Setup of exp/violet:
Design testpc, start of the top module:
module testpc(
	clock,   
	reset,   
	pc,   
	instruction,   
	mem_data,   
	mem_addr,   
	mem_wdata,   
	mwrite_enable,
	mread_enable,
	regwrite_enable,   
	write_addr,   
	reg_write_data   
	);
	input clock, reset;
	input [15:0] instruction, mem_data;
	output [15:0] pc, mem_addr, mem_wdata;
	output [15:0] reg_write_data;
	output mwrite_enable, mread_enable, regwrite_enable;
	output [2:0] write_addr;
	reg [15:0] pc, read_data1, read_data2, ext_imm_data, alu_result;
	reg [15:0] reg_write_data;
	reg [15:0] jump_addr, branch_addr;
	reg [15:0] mwrite_addr, mread_addr;
	reg [6:0] imm_data;
	reg [2:0] read_addr1, read_addr2, write_addr;
	reg [1:0] result_sel;
	reg regwrite_enable, func_sel, imm_sel, mwrite_enable;
	reg mread_enable, memtoreg_sel, jump_enable, branch_enable;
	reg [15:0] reg_table[0:7];
	reg [15:0] c, temp;
	reg c1, c2, s1;
	wire [15:0] b1;
	wire [15:0] and_result, not_result;
	assign mem_addr = alu_result;
	assign mem_wdata = read_data2;
	always@(posedge clock or negedge reset)
	begin
		if(reset == 1'b0)
			pc <= 16'b0000000000000000;
		else if(branch_enable == 1'b1)
		begin
			if(alu_result == 0)
				pc <= pc + branch_addr;
			else
				pc <= pc + 16'b0000000000000001;
		end
		else if(jump_enable == 1'b1)
			pc <= 16'b0000000000000000 + jump_addr;
		else
			pc <= pc + 16'b0000000000000001;
	end
	always@(instruction)
	begin
		begin
			if(instruction[15:13] == 3'b001 && instruction[3:0] <= 4'b0010)   
			begin
				if(instruction[3:0] == 4'b0000)   
				begin
					read_addr1 = instruction[12:10]; 
					read_addr2 = instruction[9:7];  
					write_addr = instruction[6:4];  
					imm_data = 7'b0000000;
					mwrite_addr = 16'b0000000000000000;
					mread_addr = 16'b0000000000000000;
					jump_addr = 16'b0000000000000000;
					branch_addr = 16'b0000000000000000;
					regwrite_enable = 1'b1;
					func_sel = 1'b0;
					result_sel = 2'b00;
					imm_sel = 1'b0;
					mwrite_enable = 1'b0;
					mread_enable = 1'b0;
					memtoreg_sel = 1'b0;
					jump_enable = 1'b0;
					branch_enable = 1'b0;
				end
				else if(instruction[3:0] == 4'b0001)   
				begin
					read_addr1 = instruction[12:10];  
  ...
make LEC_CHECK=0 CAP_MARGIN=0 CORE_ASPECT_RATIO=0.53 CORE_MARGIN=2 CORE_UTILIZATION=26 CTS_CLUSTER_SIZE=19 GPL_TIMING_DRIVEN=0 SLEW_MARGIN=20 TNS_END_PERCENT=40 finish   # period 16.0 ns
run.sh (not shown) runs the stock make flow with config.mk's settings and CLKGATE_MAP_FILE=.
The flow did not stop early for exp/violet: all stages ran, and the layout cleared the timing, DRC and antenna checks.
Relative to exp/violet, the following input files were edited for exp/juniper:
--- a/flow/config.mk
+++ b/flow/config.mk
@@ -8,4 +8,5 @@
 export CAP_MARGIN = 0
-export CORE_ASPECT_RATIO = 0.53
-export CORE_MARGIN = 2
+export CELL_PAD_IN_SITES_DETAIL_PLACEMENT = 1
+export CORE_ASPECT_RATIO = 0.6
+export CORE_MARGIN = 8
 export CORE_UTILIZATION = 26
@@ -13,3 +14,4 @@
 export GPL_TIMING_DRIVEN = 0
-export SLEW_MARGIN = 20
-export TNS_END_PERCENT = 40
+export HOLD_SLACK_MARGIN = 0.24
+export SLEW_MARGIN = 35
+export TNS_END_PERCENT = 100
- exp/juniper was carried through to the last stage, and its layout satisfied the timing, DRC and antenna checks.
- Measured against each other, exp/juniper and exp/violet differ in layout overhead on the synthesized area, the higher figure coming from exp/juniper.
- exp/juniper ends up with higher overall via count from detail_route than exp/violet does.
- | clock buffer count in the final layout | exp/juniper vs exp/violet | 3 lower |
The following lists how exp/fjord was set up differently from exp/juniper:
==> flow/config.mk <==
export PLATFORM = sky130hd
export DESIGN_NAME = testpc
export DESIGN_NICKNAME = testpc
export VERILOG_FILES = /design/flow/design.v
export SDC_FILE = /design/flow/constraint.sdc
export NUM_CORES = 4
export LEC_CHECK = 0
export ABC_AREA = 1
export CAP_MARGIN = 0
export CORE_ASPECT_RATIO = 0.5
export CORE_MARGIN = 7
export CORE_UTILIZATION = 58
export CTS_CLUSTER_DIAMETER = 252
export CTS_CLUSTER_SIZE = 100
export SLEW_MARGIN = 20
export TNS_END_PERCENT = 20
Findings:
- Comparing exp/fjord and exp/juniper, the lower first-pass GRT wire length is on exp/fjord.
- Looking at capturing instance or port of the critical path, the reg_write_data[14] result is from exp/fjord; the reg_write_data[15] one comes from exp/juniper.
- The flow did not stop early for exp/fjord: all stages ran, and the layout cleared the timing, DRC and antenna checks.
- Between exp/fjord and exp/juniper, the area of the chip is higher for exp/juniper.
- Critical path depth for exp/fjord: about 9% up relative to exp/juniper
- Synthesized area in exp/fjord vs exp/juniper: up 440 um^2
- Fmax, exp/fjord vs exp/juniper: up slightly
- [exp/fjord] non-clock buffer count fell 27% relative to exp/juniper
- Relative to exp/juniper, final critical-path setup slack increased by 0.11 ns in exp/fjord.
- Going from exp/juniper to exp/fjord, count of mapped cells out of synthesis up 32%, area growth from synthesis to final layout down 8.5 points.
Edits applied to the flow inputs when going from exp/fjord to exp/tundra:
==> flow/config.mk <==
export PLATFORM = sky130hd
export DESIGN_NAME = testpc
export DESIGN_NICKNAME = testpc
export VERILOG_FILES = /design/flow/design.v
export SDC_FILE = /design/flow/constraint.sdc
export NUM_CORES = 4
export LEC_CHECK = 0
export CAP_MARGIN = 40
export CORE_ASPECT_RATIO = 0.53
export CORE_MARGIN = 2
export CORE_UTILIZATION = 40
export SLEW_MARGIN = 20
export TNS_END_PERCENT = 85
Results
exp/tundra vs. exp/fjord: worst slack at placement went down by 0.16 ns.
Net count entering floorplan: exp/tundra < exp/fjord
In exp/tundra, fmax is higher than in exp/fjord.
Summary: with exp/fjord as the reference, yosys stat chip area in exp/tundra moved down by a few percent.

---

testpc again, from the RTL that the note above started with.
clock: 8.96 ns
lec_check: 0
cap_margin: 5
core_aspect_ratio: 0.88
core_margin: 2
core_utilization: 72
cts_cluster_size: 41
max_routing_layer: met4
place_density: 0.66
setup_slack_margin: -0.91
slew_margin: 20
The baseline ended with an error in clock tree synthesis, error DPL-0033.
Edit:
CAP_MARGIN = 20   (was 5)
CORE_ASPECT_RATIO = unset   (was 0.88)
CORE_UTILIZATION = 59   (was 72)
CTS_CLUSTER_SIZE = unset   (was 41)
MAX_ROUTING_LAYER = unset   (was met4)
PLACE_DENSITY = unset   (was 0.66)
SETUP_SLACK_MARGIN = 2.56   (was -0.91)
clock period = 9.28 ns   (was 8.96 ns; I/O delays follow)
Result:
- With this change the flow ran to the end with violations: setup timing
- die size went up by about 21%
- synthesized cell count is unchanged
- area after synthesis is unchanged
Edit:
CORE_UTILIZATION = 25   (was 59)
SETUP_SLACK_MARGIN = unset   (was 2.56)
clock period = 15.8 ns   (was 9.28 ns; I/O delays follow)
After rerunning: The new run went through all stages and came out clean. Routed wire length decreases by a little under a tenth. Worst hold slack improved by 8.2 ps. Global-route usage decreases by 26 points. Worst setup slack improved by 2700 ps.
Edit:
CORE_UTILIZATION = 69   (was 25)
CTS_CLUSTER_SIZE = 32   (was unset)
SETUP_SLACK_MARGIN = -0.62   (was unset)
clock period = 12.5 ns   (was 15.8 ns; I/O delays follow)
=> Now the flow finished with setup timing left; non-clock buffer count climbs by 58; synthesized area is unchanged; utilization climbs by 56 points; via count climbs by 16%.
Edit:
ABC_AREA = 1   (was unset)
CORE_UTILIZATION = 68   (was 69)
CTS_CLUSTER_SIZE = 39   (was 32)
HOLD_SLACK_MARGIN = 0.3   (was unset)
SETUP_SLACK_MARGIN = unset   (was -0.62)
clock period = 10.7 ns   (was 12.5 ns; I/O delays follow)
- The new run completed and failed the layout checks on setup timing
- hold slack degrades by 25 ps
- sequential power grows by about 13%
- via count grows by about 15%
- count of clock-buffer cells in the layout grows by 1

---

north:
testpc again, from the RTL that the note above started with.
clock: 10.6 ns
lec_check: 0
cap_margin: 5
core_aspect_ratio: 0.88
core_margin: 2
core_utilization: 72
cts_cluster_size: 43
place_density: 0.66
setup_slack_margin: 1.89
slew_margin: 20
north failed in global routing with GRT-0116.
The following lists how south was set up differently from north:
Settings: clearing SETUP_SLACK_MARGIN, which used to be 1.89; swapping 5 for 20 in CAP_MARGIN; clearing CORE_ASPECT_RATIO, which used to be 0.88; clearing PLACE_DENSITY, which used to be 0.66; clearing CTS_CLUSTER_SIZE, which used to be 43; swapping 72 for 40 in CORE_UTILIZATION; swapping 10.6 for 15.8 in the clock period (ns, I/O delays scaled along).
## What came out
south: done, clean on timing, DRC and antenna
Changes observed in south relative to north: sink count of the clock tree about even; synthesized net count about even; detailed placer's ending HPWL fell 0.44%; buffers inserted during post-CTS setup optimization fell 22.
> inputs changed (south -> east)
Settings: the clock period (ns, I/O delays scaled along) changed from 15.8 to 16.0.
Results
Comparing east with south, the number of standard cells in the final layout excluding fillers came out essentially unchanged.
Diff south -> east: final-layout worst hold slack increased by 0.0040 ns relative to the old numbers, sum of internal, switching and leakage power decreased by 43 uW relative to the old numbers, met3 track demand over resource increased by 0.44 points relative to the old numbers, portion of total power attributed to the clock network increased by 0.5 points relative to the old numbers, post-route worst setup slack decreased by 0.039 ns relative to the old numbers.

---

testpc again, from the RTL that the note above started with.
## testpc
module testpc(
	clock,   
	reset,   
	pc,   
	instruction,   
	mem_data,   
	mem_addr,   
	mem_wdata,   
	mwrite_enable,
	mread_enable,
	regwrite_enable,   
	write_addr,   
	reg_write_data   
	);
clock: 20.8 ns
lec_check: 0
abc_area: 1
cap_margin: 15
cell_pad_in_sites_global_placement: 1
core_aspect_ratio: 1.2
core_margin: 8
core_utilization: 32
cts_cluster_diameter: 351
cts_cluster_size: 54
gpl_routability_driven: 1
hold_slack_margin: 0.27
max_routing_layer: met4
place_density_lb_addon: 0.11
setup_slack_margin: -0.84
slew_margin: 20
The starting point completed without violations.
Next try:
- ABC_AREA: 1 -> unset
- CAP_MARGIN: 15 -> 20
- CELL_PAD_IN_SITES_GLOBAL_PLACEMENT: 1 -> unset
- CORE_ASPECT_RATIO: 1.2 -> unset
- CORE_MARGIN: 8 -> 2
- CORE_UTILIZATION: 32 -> 40
- CTS_CLUSTER_DIAMETER: 351 -> unset
- CTS_CLUSTER_SIZE: 54 -> unset
- GPL_ROUTABILITY_DRIVEN: 1 -> unset
- HOLD_SLACK_MARGIN: 0.27 -> unset
- MAX_ROUTING_LAYER: met4 -> unset
- PLACE_DENSITY_LB_ADDON: 0.11 -> unset
- SETUP_SLACK_MARGIN: -0.84 -> unset
- clock period: 20.8 -> 15.4 ns (I/O delays scaled with it)
Outcome: Via count fell by 9.2%. Clock power rose by 42%. Synthesized cell count fell by 24%. Area after synthesis fell by 3.9%. Setup slack is worse by 2.1 ns.

---

Setup of job 3235:
testpc again, from the RTL that the note above started with.
// testpc
module testpc(
	clock,   
	reset,   
	pc,   
	instruction,   
	mem_data,   
	mem_addr,   
	mem_wdata,   
	mwrite_enable,
	mread_enable,
	regwrite_enable,   
	write_addr,   
	reg_write_data   
	);
clock: 23.2 ns
lec_check: 0
abc_area: 1
cap_margin: 0
cell_pad_in_sites_global_placement: 1
core_aspect_ratio: 1.85
core_margin: 6
core_utilization: 40
cts_cluster_diameter: 323
cts_cluster_size: 19
gpl_routability_driven: 0
hold_slack_margin: -0.01
place_density_lb_addon: 0.21
setup_slack_margin: 2.02
slew_margin: 40
tns_end_percent: 55
Setup changes, job 3235 to job 1926
- SETUP_SLACK_MARGIN: 2.02 -> unset
- CORE_ASPECT_RATIO: 1.85 -> 0.53
- CTS_CLUSTER_DIAMETER: 323 -> unset
- CELL_PAD_IN_SITES_GLOBAL_PLACEMENT: 1 -> unset
- ABC_AREA: 1 -> unset
- HOLD_SLACK_MARGIN: -0.01 -> -0.04
- GPL_TIMING_DRIVEN: unset -> 0
- CORE_MARGIN: 6 -> 2
- TNS_END_PERCENT: 55 -> 85
- GPL_ROUTABILITY_DRIVEN: 0 -> unset
- SLEW_MARGIN: 40 -> 20
- CTS_CLUSTER_SIZE: 19 -> unset
- PLACE_DENSITY_LB_ADDON: 0.21 -> unset
- the clock period (ns, I/O delays scaled along): 23.2 -> 16.0
From job 1926 to job 3235, total CTS buffers did not move at all. Job 3235 was smaller in final cell area than job 1926. Compared with job 3235, in job 1926 yosys synthesis chip area lost 440 sq um; area fraction in mux cells picked up an extra 10 points; multi-input gate count lost 22%. When job 1926 is measured against job 3235, its final core area utilization turns out 1.6 points higher. Job 1926 ends up with a fraction of met1 tracks used by global routing that is 21 points higher than in job 3235. Clock skew: job 1926 vs job 3235, no meaningful difference. Power density of the placed cells is lower on job 3235.
Changes in job 7539 relative to job 1926:
- HOLD_SLACK_MARGIN removed (was -0.04)
- CELL_PAD_IN_SITES_GLOBAL_PLACEMENT newly set to 2
- GPL_TIMING_DRIVEN removed (was 0)
- CTS_CLUSTER_SIZE newly set to 98
- CORE_ASPECT_RATIO removed (was 0.53)
- PLACE_DENSITY_LB_ADDON newly set to 0.04
- CTS_CLUSTER_DIAMETER newly set to 396
- ABC_AREA newly set to 1
- TNS_END_PERCENT removed (was 85)
- CAP_MARGIN changed from 0 to 20
### Flow results
Compared with job 1926, job 7539 instantiates a larger number of standard cells.
The worst setup slack of job 7539 is higher than that of job 1926.
Summary of job 7539 over job 1926: global routing usage summed across all routing layers now smaller; final wirelength now sits lower; worst-margin pin slew decreased 0.078 ns.
Comparing job 7539 and job 1926, the lower final critical-path required period was measured on job 7539.
Utilization after layout: job 7539 vs job 1926 down 0.80 points
Relative to job 1926, area added between synthesis and finish has decreased by 3.3 points in job 7539.
STATUS core footprint: job 7539 loses against job 1926
Share of power burned in combinational logic: job 7539 vs job 1926 down 4.1 points
Compared job 7539 vs job 1926, and worst path buffer plus inverter count is down in job 7539.
> inputs changed (job 7539 -> job 430)
- clearing PLACE_DENSITY_LB_ADDON, which used to be 0.04
- swapping 2 for 1 in CELL_PAD_IN_SITES_GLOBAL_PLACEMENT
- clearing ABC_AREA, which used to be 1
- putting SETUP_SLACK_MARGIN at 2.02 where nothing was set
- clearing CTS_CLUSTER_DIAMETER, which used to be 396
- clearing CTS_CLUSTER_SIZE, which used to be 98
- putting HOLD_SLACK_MARGIN at 0.26 where nothing was set
- putting PLACE_DENSITY at 0.94 where nothing was set
- putting TNS_END_PERCENT at 55 where nothing was set
- putting CORE_ASPECT_RATIO at 1.85 where nothing was set
- swapping 20 for 40 in SLEW_MARGIN
Notes after the runs:
The main kind of combinational logic by area comes out simple AND/OR/NAND/NOR gates in one run and AND-OR/OR-AND gates in the other, namely in job 7539 and job 430 respectively. In the tables for job 430 and job 7539, instance area after placement reads lower with job 430. Job 430: share of the cycle needed by the critical path after routing 7.6 points below job 7539. Insertion delay at the late pin of the worst-skew pair delta (job 7539 -> job 430): insignificant. Compared with job 7539, job 430 shows layout overhead on the synthesized area higher by 4.4 points. Max total power of the final layout across job 430 and job 7539: job 430.
Power and IR drop assume default switching activity.
